== juniper ==
==> flow/design.v (excerpt) <==
module fir_7_7(
    input clk,
    input rst,
    input [7:0] weight_data,
    input [2:0] weight_idx,
    input weight_valid,
    output weight_ready,
    input [7:0] input_data,
    input input_valid,
    output input_ready,
    output [15:0] output_data,
    input output_ready,
    output output_valid 
    );
    reg i_ready;
    reg w_ready;
    assign input_ready = i_ready;
    assign weight_ready = w_ready;
    wire [15:0] products [6:0];
    wire [15:0] sums [ 5:0];
    reg [7:0] inputs [6:0];
    reg [7:0] weights [6:0];
    reg [15:0] result;
    assign output_data = result;
    reg output_valid_delay;
    reg output_valid_r;
    assign output_valid = output_valid_r;
    always@(posedge clk)
    begin
        if(input_valid & input_ready)
            output_valid_delay <= 1;
        else
            output_valid_delay <= 0;
        output_valid_r <= output_valid_delay;
    end
    always@(posedge clk)
    begin
        if(rst)
        begin
            inputs[0] <= 0;
            inputs[1] <= 0;
            inputs[2] <= 0;
            inputs[3] <= 0;
            inputs[4] <= 0;
            inputs[5] <= 0;
            inputs[6] <= 0;
            weights[0] <= 0;
            weights[1] <= 0;
            weights[2] <= 0;
            weights[3] <= 0;
            weights[4] <= 0;
            weights[5] <= 0;
            weights[6] <= 0;
            result <= 0;
            i_ready <= 0;
            w_ready <= 0;
        end else begin
            i_ready <= 1;
            w_ready <= 1;
            if(weight_ready & weight_valid)begin
                weights[weight_idx] <= weight_data;
            end
            if(input_valid & input_ready)begin
                inputs[0] <= input_data;
  ...
For scale: roughly 2600 cells after synthesis, ~21000 sq um of cells after synthesis.
clock: 9.18 ns
lec_check: 0
abc_area: 1
cap_margin: 30
core_margin: 8
core_utilization: 49
cts_cluster_diameter: 308
cts_cluster_size: 98
gpl_timing_driven: 0
max_routing_layer: met5
place_density: 0.4
setup_slack_margin: 2.11
slew_margin: 20
tns_end_percent: 35
run.sh (not shown) runs the stock make flow with config.mk's settings and CLKGATE_MAP_FILE=.
What violet does differently from juniper at the input level:
- removing PLACE_DENSITY (formerly 0.4)
- removing SETUP_SLACK_MARGIN (formerly 2.11)
- removing TNS_END_PERCENT (formerly 35)
- removing GPL_TIMING_DRIVEN (formerly 0)
- removing MAX_ROUTING_LAYER (formerly met5)
- changing CTS_CLUSTER_DIAMETER from 308 to 163
- changing CORE_MARGIN from 8 to 2
- changing CAP_MARGIN from 30 to 20
- changing CORE_UTILIZATION from 49 to 54
- changing the clock period (ns, I/O delays scaled along) from 9.18 to 4.34
==> comparison <==
Status violet: flow complete, layout not clean - negative setup slack
In the metrics for juniper and violet, the one carrying the higher switching power as a share of total power is juniper.
Post-route clock skew came out lower on violet than on juniper.
Final area deteriorates in violet relative to juniper.
On setup slack after placement: between juniper and violet, it ends up higher for juniper.
Summary of the comparison: first-pass GRT wire length is higher in violet, relative to juniper.
Non-clock buffer count came out higher on violet than on juniper.
Of juniper and violet, the higher clock-buffer cell count belongs to juniper.
Of juniper and violet, the run reporting the lower critical path depth was juniper.
## Diff of input files: willow against violet
- CTS_CLUSTER_SIZE no longer set, was 98
- CORE_UTILIZATION now 67, was 54
- CTS_CLUSTER_DIAMETER no longer set, was 163
- ABC_AREA no longer set, was 1
- the clock period (ns, I/O delays scaled along) now 6.51, was 4.34
[summary]
Per the comparison of willow with violet, post-synthesis mux area share increased by 0.46 points relative to the old numbers, final worst-path cycle share dropped 47 points.
On die outline area, the lower figure sits with willow, not violet.
Measured against each other, willow and violet differ in all-layer global routing usage, the higher figure coming from willow.
In the tables for willow and violet, critical path depth reads higher with violet.
Per the comparison of willow with violet, final routed wirelength across all metal layers decreased about 5.4%, switching share of power went down by 15 points, total standard cell area after synthesis -about 4.5%.
The flow completed for willow, but it is not clean: the layout still shows negative setup slack.
willow ends up with higher final period demand of the worst path than violet does.
Number of tap cells added at floorplan on willow is down relative to violet.

* * *

fir_7_7 again, from the RTL that the note above started with.
Design fir_7_7, start of the top module:
module fir_7_7(
    input clk,
    input rst,
    input [7:0] weight_data,
    input [2:0] weight_idx,
    input weight_valid,
    output weight_ready,
    input [7:0] input_data,
    input input_valid,
    output input_ready,
    output [15:0] output_data,
    input output_ready,
    output output_valid 
    );
==> flow/config.mk <==
export PLATFORM = sky130hd
export DESIGN_NAME = fir_7_7
export DESIGN_NICKNAME = fir_7_7
export VERILOG_FILES = /design/flow/design.v
export SDC_FILE = /design/flow/constraint.sdc
export NUM_CORES = 4
export LEC_CHECK = 0
export ABC_AREA = 1
export CAP_MARGIN = 30
export CORE_MARGIN = 8
export CORE_UTILIZATION = 53
export CTS_CLUSTER_DIAMETER = 319
export GPL_TIMING_DRIVEN = 0
export MAX_ROUTING_LAYER = met5
export PLACE_DENSITY = 0.92
export SETUP_SLACK_MARGIN = 0.24
export SLEW_MARGIN = 20
==> flow/constraint.sdc <==
create_clock -name core_clock -period 9.18 [get_ports {clk}]
set_input_delay 1.8360 -clock core_clock [delete_from_list [all_inputs] [get_ports {clk}]]
set_output_delay 1.8360 -clock core_clock [all_outputs]
set_load 0.01 [all_outputs]
Then changed:
Settings changed: CAP_MARGIN 30 to 10, CORE_MARGIN 8 to 2, CORE_UTILIZATION 53 to 70, GPL_TIMING_DRIVEN 0 to 1, PLACE_DENSITY 0.92 to unset, SETUP_SLACK_MARGIN 0.24 to 0.58.
Clock period 9.18 ns to 6.37 ns, I/O delays scaled along.
What happened: This time the run produced a layout that fails on setup timing; total power increases by well over a third; cell count decreases slightly; hold slack degrades by 44 ps; design area increases by a little under a tenth; synthesized area does not change; register-to-register slack degrades by 1900 ps; global-route usage increases by 14 points; setup slack degrades by 1900 ps; fmax increases by roughly a tenth; utilization increases by 24 points; die area decreases by a quarter to a third.
Then changed:
Settings changed: ABC_AREA 1 to unset, CAP_MARGIN 10 to 20, CORE_UTILIZATION 70 to 69, CTS_CLUSTER_DIAMETER 319 to unset, GPL_TIMING_DRIVEN 1 to unset, MAX_ROUTING_LAYER met5 to unset, SETUP_SLACK_MARGIN 0.58 to unset.
Clock period 6.37 ns to 9.52 ns, I/O delays scaled along.
Now the flow finished with timing, DRC and antenna clean.
Die size decreases by 3.0%.
Final cell count decreases by 21%.
Wire length decreases by 8.5%.
Sequential power decreases by 37%.
Worst setup slack gets better by 2500 ps.

* * *

## run 1
Starting RTL as in the previous note.
## fir_7_7
module fir_7_7(
    input clk,
    input rst,
    input [7:0] weight_data,
    input [2:0] weight_idx,
    input weight_valid,
    output weight_ready,
    input [7:0] input_data,
    input input_valid,
    output input_ready,
    output [15:0] output_data,
    input output_ready,
    output output_valid 
    );
Settings: LEC_CHECK=0, ABC_AREA=1, CAP_MARGIN=15, CORE_MARGIN=2, CORE_UTILIZATION=72, CTS_CLUSTER_SIZE=75, HOLD_SLACK_MARGIN=0.3, PLACE_DENSITY_LB_ADDON=0.01, SETUP_SLACK_MARGIN=1.6, SLEW_MARGIN=20; clock period 5.78 ns.
| run 1 | all stages done | FAIL | negative setup slack |
Modified inputs, run 2 compared to run 1
- CORE_UTILIZATION changed from 72 to 9
- PLACE_DENSITY_LB_ADDON removed (was 0.01)
- HOLD_SLACK_MARGIN removed (was 0.3)
- ABC_AREA removed (was 1)
- CAP_MARGIN changed from 15 to 20
- CTS_CLUSTER_SIZE removed (was 75)
- SETUP_SLACK_MARGIN removed (was 1.6)
- the clock period (ns, I/O delays scaled along) changed from 5.78 to 9.52
--- outcome ---
Having completed the whole flow, run 2 delivered a layout that passed the timing, DRC and antenna checks. In run 2, the initial antenna violation count came out 16 above the value in run 1. Sort run 1 and run 2 by global-route wire length before repair desc -> top: run 1. What run 1 reported for sequential logic power has to be multiplied by 0.57 to get the figure for run 2. Non-clock buffer count, run 1 and run 2: higher on run 1. Looking at fraction of power consumed by combinational cells, run 2 sits below run 1. Compared with run 1, in run 2 hold slack roughly the same; worst relative slew slack saw an increase. Relative to run 1, summed area of non-filler cells in the final layout has decreased by 0.52% in run 2. Combined area of the multi-input logic cells delta for run 2 relative to run 1: 0.75% lower. [run 2] worst setup slack rose 3210 ps relative to run 1.
For run 3, these inputs were changed with respect to run 2:
- changing CORE_UTILIZATION from 9 to 65
- setting CTS_CLUSTER_SIZE to 98 for the first time
- setting CTS_CLUSTER_DIAMETER to 163 for the first time
- setting ABC_AREA to 1 for the first time
Worst hold slack deteriorates in run 3 relative to run 2. For run 2, the capturing instance or port of the critical path was result[14], unlike run 3, where it was result[9]. Overall chip area (run 3 vs. run 2) decreases by more than half. The met1 track utilization from global routing in run 3 sits 41 points above the value recorded for run 2. Comparing run 2 against run 3, there is no change at all in highest net fanout along the worst path. Achievable clock frequency, run 3 and run 2: larger value in run 3. Looking at number of fill cells in the layout, run 3 sits about 90% below run 2.

* * *

## try-delta
fir_7_7 again, from the RTL that the note above started with.
clock: 6.37 ns
lec_check: 0
abc_area: 1
cap_margin: 10
core_margin: 2
core_utilization: 72
cts_cluster_diameter: 319
gpl_timing_driven: 1
hold_slack_margin: 0.29
max_routing_layer: met5
place_density: 0.69
setup_slack_margin: 0.58
slew_margin: 20
[try-delta] flow finished | final checks: failed | reasons: negative setup slack
diff inputs: try-delta => try-indigo
Settings: HOLD_SLACK_MARGIN no longer set, was 0.29; MIN_ROUTING_LAYER now met2, previously not set; PLACE_DENSITY now 0.92, was 0.69; SETUP_SLACK_MARGIN now 1.3, was 0.58; ABC_AREA now 0, was 1; the clock period (ns, I/O delays scaled along) now 5.7, was 6.37.
- Tool error GRT-0116 stopped try-indigo during 5_1_grt; no final results.
- The mean area per synthesized cell number comes out higher for try-indigo vs try-delta.
- try-indigo: net count after synthesis 479 below try-delta
- try-indigo vs try-delta on total standard cell area after synthesis: try-indigo is the lower one.
- Diff try-delta -> try-indigo: post-synth area from yosys stat down 4.5%, total die size down about 4.4%.
- Vertical die size (try-indigo over try-delta): decrease, about 2.2%
- try-indigo vs try-delta: total setup buffers inserted after CTS down in try-indigo
- When the final numbers for try-delta and try-indigo were put side by side, the synthesized cell count turned out to be greater in try-delta.
## Diff of input files: try-yarrow against try-indigo
Settings: CAP_MARGIN now 20, was 10; GPL_TIMING_DRIVEN no longer set, was 1; PLACE_DENSITY no longer set, was 0.92; MAX_ROUTING_LAYER no longer set, was met5; SETUP_SLACK_MARGIN now 0.16, was 1.3; MIN_ROUTING_LAYER no longer set, was met2; CTS_CLUSTER_DIAMETER no longer set, was 319; CTS_CLUSTER_SIZE now 73, previously not set; the clock period (ns, I/O delays scaled along) now 6.15, was 5.7.
==> comparison <==
Complete run, failing final checks: try-yarrow, reason negative setup slack.
Looking at try-indigo and try-yarrow, the post-placement cell count is a wash.
| cell area reported after detailed placement | try-yarrow vs try-indigo | ≈ equal |
Core footprint came out exactly the same in try-indigo and try-yarrow.
The buffers inserted during post-CTS setup optimization reported for try-yarrow is smaller than that of try-indigo by 10.
There was hardly any difference in share of synthesized cell area in and, or, nand and nor gates between try-yarrow and try-indigo.
try-indigo → try-yarrow: depth of the CTS H-tree essentially unchanged; net count entering floorplan essentially unchanged; post-cts gate resize count decreased 18.
Looking at try-indigo and try-yarrow, the floorplan die width is a wash.
Between try-indigo and try-yarrow, the difference in number of input and output port buffers inserted is negligible.
Here is what was changed in the inputs of try-fjord compared with try-yarrow.
Settings: changing CORE_UTILIZATION from 72 to 70; changing SETUP_SLACK_MARGIN from 0.16 to 1.08; changing the clock period (ns, I/O delays scaled along) from 6.15 to 4.19.
## What came out
Of try-fjord and try-yarrow, try-yarrow shows the lower die outline height, with try-fjord above it. Diff try-yarrow -> try-fjord: synthesis-to-layout area growth increased by 1.9 points relative to the old numbers, maximum ir drop on the vdd rail increased by about 20% relative to the old numbers. Power: try-fjord vs try-yarrow up 47%. Against try-yarrow, post-route cell area in try-fjord rose slightly. The flow completed for try-fjord, but it is not clean: the layout still shows negative setup slack. try-fjord against try-yarrow: setup clock skew after layout held; global-route track usage on met1 went down 0.80 points; final clock period utilization by the worst path went up 53 points. The combinational power number comes out higher for try-fjord vs try-yarrow.
Input changes introduced in try-sierra (baseline for comparison: try-fjord):
Settings: removing ABC_AREA (formerly 0); changing CORE_UTILIZATION from 70 to 40; removing SETUP_SLACK_MARGIN (formerly 1.08); removing CTS_CLUSTER_SIZE (formerly 73); changing the clock period (ns, I/O delays scaled along) from 4.19 to 8.0.
==> results <==
The sole clean run among try-sierra and try-fjord is try-sierra.
To summarise try-fjord: no stage aborted, but the layout did not pass its checks, failing on negative setup slack.
try-fjord → try-sierra: wire length reported by the detailed router went down 3100 um, sum of routed wire segments on met1 went up about 16%, number of flops mapped to enable cells by yosys held.
A source of the critical timing path of inputs[6][4]$_SDFFE_PP0P_ is what try-sierra shows, while weights[1][4]$_SDFFCE_PN0P_ belongs to try-fjord.
Edits applied to the flow inputs when going from try-sierra to try-pepper:
Settings: setting PLACE_DENSITY to 0.4 for the first time; changing CORE_UTILIZATION from 40 to 28; setting SETUP_SLACK_MARGIN to -0.76 for the first time; setting CTS_CLUSTER_SIZE to 98 for the first time; setting CORE_ASPECT_RATIO to 0.5 for the first time; setting CTS_CLUSTER_DIAMETER to 178 for the first time; changing SLEW_MARGIN from 20 to 0.
--- outcome ---
Measured against each other, try-sierra and try-pepper differ in core utilization, the higher figure coming from try-sierra. Between try-sierra and try-pepper, the flow reports number of tap instances increasing by more than a quarter. Delta (try-pepper minus try-sierra): portion of the layout cell area used by clock cells -0.31 points, Yosys chip area closely matched the old numbers, number of nets in the layout has increased, highest fanout seen on the critical path shrank by 1, cell count after synthesis stayed essentially flat.

* * *

fir_7_7 again, from the RTL that the note above started with.
==> flow/design.v (excerpt) <==
module fir_7_7(
    input clk,
    input rst,
    input [7:0] weight_data,
    input [2:0] weight_idx,
    input weight_valid,
    output weight_ready,
    input [7:0] input_data,
    input input_valid,
    output input_ready,
    output [15:0] output_data,
    input output_ready,
    output output_valid 
    );
    reg i_ready;
    reg w_ready;
    assign input_ready = i_ready;
    assign weight_ready = w_ready;
    wire [15:0] products [6:0];
    wire [15:0] sums [ 5:0];
    reg [7:0] inputs [6:0];
    reg [7:0] weights [6:0];
    reg [15:0] result;
    assign output_data = result;
    reg output_valid_delay;
    reg output_valid_r;
    assign output_valid = output_valid_r;
    always@(posedge clk)
    begin
        if(input_valid & input_ready)
            output_valid_delay <= 1;
        else
            output_valid_delay <= 0;
        output_valid_r <= output_valid_delay;
    end
    always@(posedge clk)
    begin
        if(rst)
        begin
            inputs[0] <= 0;
            inputs[1] <= 0;
            inputs[2] <= 0;
            inputs[3] <= 0;
            inputs[4] <= 0;
            inputs[5] <= 0;
            inputs[6] <= 0;
            weights[0] <= 0;
            weights[1] <= 0;
            weights[2] <= 0;
            weights[3] <= 0;
            weights[4] <= 0;
            weights[5] <= 0;
            weights[6] <= 0;
            result <= 0;
            i_ready <= 0;
            w_ready <= 0;
        end else begin
            i_ready <= 1;
            w_ready <= 1;
            if(weight_ready & weight_valid)begin
                weights[weight_idx] <= weight_data;
            end
            if(input_valid & input_ready)begin
                inputs[0] <= input_data;
                inputs[1] <= inputs[0];
                inputs[2] <= inputs[1];
                inputs[3] <= inputs[2];
                inputs[4] <= inputs[3];
                inputs[5] <= inputs[4];
                inputs[6] <= inputs[5];
            end
            if(output_valid & output_ready)begin
                result <= sums[5];
            end
  ...
make LEC_CHECK=0 CAP_MARGIN=25 CELL_PAD_IN_SITES_DETAIL_PLACEMENT=1 CELL_PAD_IN_SITES_GLOBAL_PLACEMENT=3 CORE_MARGIN=5 CORE_UTILIZATION=48 CTS_CLUSTER_SIZE=76 GPL_ROUTABILITY_DRIVEN=0 HOLD_SLACK_MARGIN=-0.05 MAX_ROUTING_LAYER=met4 MIN_ROUTING_LAYER=met1 PLACE_DENSITY_LB_ADDON=0.13 SETUP_SLACK_MARGIN=1.15 SLEW_MARGIN=40 TNS_END_PERCENT=50 finish   # period 12.7 ns
==> next run, changes <==
==> flow/config.mk (replaced) <==
export PLATFORM = sky130hd
export DESIGN_NAME = fir_7_7
export DESIGN_NICKNAME = fir_7_7
export VERILOG_FILES = /design/flow/design.v
export SDC_FILE = /design/flow/constraint.sdc
export NUM_CORES = 4
export LEC_CHECK = 0
export CAP_MARGIN = 20
export CORE_MARGIN = 2
export CORE_UTILIZATION = 40
export SLEW_MARGIN = 20
==> flow/constraint.sdc (replaced) <==
create_clock -name core_clock -period 7.51 [get_ports {clk}]
set_input_delay 1.5020 -clock core_clock [delete_from_list [all_inputs] [get_ports {clk}]]
set_output_delay 1.5020 -clock core_clock [all_outputs]
set_load 0.01 [all_outputs]
Outcome: Area after synthesis is unchanged; design area rises by 3.1%; combinational power rises by 78%; worst setup slack degrades by 5.0 ns; total power rises by 83%.
==> next run, changes <==
--- a/flow/config.mk
+++ b/flow/config.mk
@@ -9,3 +9,4 @@
 export CORE_MARGIN = 2
-export CORE_UTILIZATION = 40
+export CORE_UTILIZATION = 64
+export SETUP_SLACK_MARGIN = 1.43
 export SLEW_MARGIN = 20
==> flow/constraint.sdc (replaced) <==
create_clock -name core_clock -period 5.78 [get_ports {clk}]
set_input_delay 1.1560 -clock core_clock [delete_from_list [all_inputs] [get_ports {clk}]]
set_output_delay 1.1560 -clock core_clock [all_outputs]
set_load 0.01 [all_outputs]
The changed run finished with setup timing left.
Routed wire length goes down by 2.0%.
Synthesized area stays the same.
Total power goes up by 30%.
First-iteration DRC count goes up by 24%.
Clock power goes up by 23%.
Count of clock-buffer cells in the layout goes up by 8.
==> next run, changes <==
--- a/flow/config.mk
+++ b/flow/config.mk
@@ -9,4 +9,4 @@
 export CORE_MARGIN = 2
-export CORE_UTILIZATION = 64
-export SETUP_SLACK_MARGIN = 1.43
+export CORE_UTILIZATION = 72
+export CTS_CLUSTER_DIAMETER = 59
 export SLEW_MARGIN = 20
==> flow/constraint.sdc (replaced) <==
create_clock -name core_clock -period 5.05 [get_ports {clk}]
set_input_delay 1.0100 -clock core_clock [delete_from_list [all_inputs] [get_ports {clk}]]
set_output_delay 1.0100 -clock core_clock [all_outputs]
set_load 0.01 [all_outputs]
Result:
- The changed run reached the layout checks and failed them: setup timing
- cell count decreases by 2.2%
- sequential power went up by about 10%
- count of clock-buffer cells in the layout decreases by 8
- register-to-register slack is worse by 0.84 ns
==> next run, changes <==
--- a/flow/config.mk
+++ b/flow/config.mk
@@ -11,2 +11,5 @@
 export CTS_CLUSTER_DIAMETER = 59
+export PLACE_DENSITY_LB_ADDON = 0.05
+export SETUP_SLACK_MARGIN = 1.5
 export SLEW_MARGIN = 20
+export TNS_END_PERCENT = 5
Effect: The changed run finished but fails on setup timing. Non-clock buffer count goes down by 21. Fmax barely changes. Hold slack degrades by 0.0031 ns. Count of clock-buffer cells in the layout goes up by 2. Sequential power barely changes. Worst setup slack degrades by 0.0081 ns. Final area goes down by 2.2%. Critical path depth goes up by 3. Area after synthesis is unchanged. Sequential share of layout area goes up by 0.16 points. Synthesized cell count does not change.
Power figures rest on the tool's default switching activity, not on a simulated workload.
